==> try-tundra <==
==> flow/design.v (excerpt) <==
module SimpleCPU(clk, rst, data_fromRAM, wrEn, addr_toRAM, data_toRAM, pCounter);
parameter SIZE = 10;
input clk, rst;
input wire [31:0] data_fromRAM;
output reg wrEn;
output reg [SIZE-1:0] addr_toRAM;
output reg [31:0] data_toRAM;
output reg [SIZE-1:0] pCounter;
reg [ 3:0] opcode, opcodeNext;
reg [13:0] operand1, operand2, operand1Next, operand2Next;
reg [SIZE-1:0]   pCounterNext;
reg [31:0] num1, num2, num1Next, num2Next;
reg [ 3:0] state, stateNext;
always @(posedge clk)begin
	state    <= stateNext;
	pCounter <= pCounterNext;
	opcode   <= opcodeNext;
	operand1 <= operand1Next;
	operand2 <= operand2Next;
	num1     <= num1Next;
	num2     <= num2Next;
end
always @*begin
	stateNext    = state;
	pCounterNext = pCounter;
	opcodeNext   = opcode;
	operand1Next = operand1;
	operand2Next = operand2;
	num1Next     = num1;
	num2Next     = num2;
	addr_toRAM   = 0;
	wrEn         = 0;
	data_toRAM   = 0;
if(rst)
	begin
	stateNext    = 0;
	pCounterNext = 0;
	opcodeNext   = 0;
	operand1Next = 0;
	operand2Next = 0;
	num1Next     = 0;
	num2Next     = 0;
	addr_toRAM   = 0;
	wrEn         = 0;
	data_toRAM   = 0;
	end
else 
	case(state)                       
		0: begin											 
			pCounterNext = pCounter;
			opcodeNext   = opcode;
			operand1Next = 0;
			operand2Next = 0;
			addr_toRAM   = pCounter;
			num2Next     = 0;
			wrEn         = 0;
			data_toRAM   = 0;
			stateNext    = 1;
		end 
		1:begin                    
			pCounterNext = pCounter;
			opcodeNext   = {data_fromRAM[28], data_fromRAM[31:29]};
			operand1Next = data_fromRAM[27:14];
			operand2Next = data_fromRAM[13:0];
			addr_toRAM   = operand1Next;
			num1Next     = data_fromRAM;
			wrEn         = 0;
			data_toRAM   = 0;
			if( {data_fromRAM[28], data_fromRAM[31:29]} == 4'b0101 ) 	begin
				stateNext = 5;
				addr_toRAM = data_fromRAM[13:0];
				num1Next = operand1;
			end
  ...
==> flow/config.mk <==
export PLATFORM = sky130hd
export DESIGN_NAME = SimpleCPU
export DESIGN_NICKNAME = SimpleCPU
export VERILOG_FILES = /design/flow/design.v
export SDC_FILE = /design/flow/constraint.sdc
export NUM_CORES = 4
export LEC_CHECK = 0
export CAP_MARGIN = 5
export CORE_MARGIN = 2
export CORE_UTILIZATION = 54
export GPL_ROUTABILITY_DRIVEN = 1
export SETUP_SLACK_MARGIN = 0.36
export SLEW_MARGIN = 30
export TNS_END_PERCENT = 30
==> flow/constraint.sdc <==
create_clock -name core_clock -period 8.92 [get_ports {clk}]
set_input_delay 1.7840 -clock core_clock [delete_from_list [all_inputs] [get_ports {clk}]]
set_output_delay 1.7840 -clock core_clock [all_outputs]
set_load 0.01 [all_outputs]
run.sh (not shown) runs the stock make flow with config.mk's settings and CLKGATE_MAP_FILE=.
==> inputs of try-umber, as changes to try-tundra <==
==> flow/config.mk (replaced) <==
export PLATFORM = sky130hd
export DESIGN_NAME = SimpleCPU
export DESIGN_NICKNAME = SimpleCPU
export VERILOG_FILES = /design/flow/design.v
export SDC_FILE = /design/flow/constraint.sdc
export NUM_CORES = 4
export LEC_CHECK = 0
export ABC_AREA = 1
export CAP_MARGIN = 25
export CELL_PAD_IN_SITES_GLOBAL_PLACEMENT = 2
export CORE_ASPECT_RATIO = 0.83
export CORE_MARGIN = 9
export CORE_UTILIZATION = 24
export CTS_CLUSTER_SIZE = 77
export GPL_ROUTABILITY_DRIVEN = 1
export GPL_TIMING_DRIVEN = 0
export MAX_ROUTING_LAYER = met5
export PLACE_DENSITY_LB_ADDON = 0.12
export SETUP_SLACK_MARGIN = -0.01
export SLEW_MARGIN = 30
export TNS_END_PERCENT = 20
==> inputs of try-garnet, as changes to try-tundra <==
==> flow/config.mk (replaced) <==
export PLATFORM = sky130hd
export DESIGN_NAME = SimpleCPU
export DESIGN_NICKNAME = SimpleCPU
export VERILOG_FILES = /design/flow/design.v
export SDC_FILE = /design/flow/constraint.sdc
export NUM_CORES = 4
export LEC_CHECK = 0
export CAP_MARGIN = 20
export CORE_MARGIN = 2
export CORE_UTILIZATION = 72
export CTS_CLUSTER_DIAMETER = 190
export CTS_CLUSTER_SIZE = 97
export SLEW_MARGIN = 20
==> flow/constraint.sdc (replaced) <==
create_clock -name core_clock -period 12.0 [get_ports {clk}]
set_input_delay 2.4000 -clock core_clock [delete_from_list [all_inputs] [get_ports {clk}]]
set_output_delay 2.4000 -clock core_clock [all_outputs]
set_load 0.01 [all_outputs]
==> notes <==
- try-garnet ended with an error in 5_1_grt. try-tundra finished but fails on setup timing. try-umber produced a layout that fails on setup timing.
- Against try-tundra, the critical path depth of try-umber is higher by 2.
- Against try-tundra, the non-clock buffer count of try-umber is lower by 419.
- In try-umber the setup slack is worse than in try-tundra, by 0.065 ns.
- Total power: try-umber is larger than try-tundra (about 33%).
- Against try-tundra, the via count of try-umber is larger by 2.4%.
- In synthesized cell count, try-garnet and try-tundra do not differ.
- Of try-umber and try-tundra, try-tundra has the higher sequential share of layout area (gap 0.076 points).
- Between try-tundra and try-umber, the lower clock skew is in try-tundra (gap 0.0064 ns).
- Clock power: try-tundra is smaller than try-umber (about 2%).
No activity file was given, so power comes from the tool's default toggle rates.
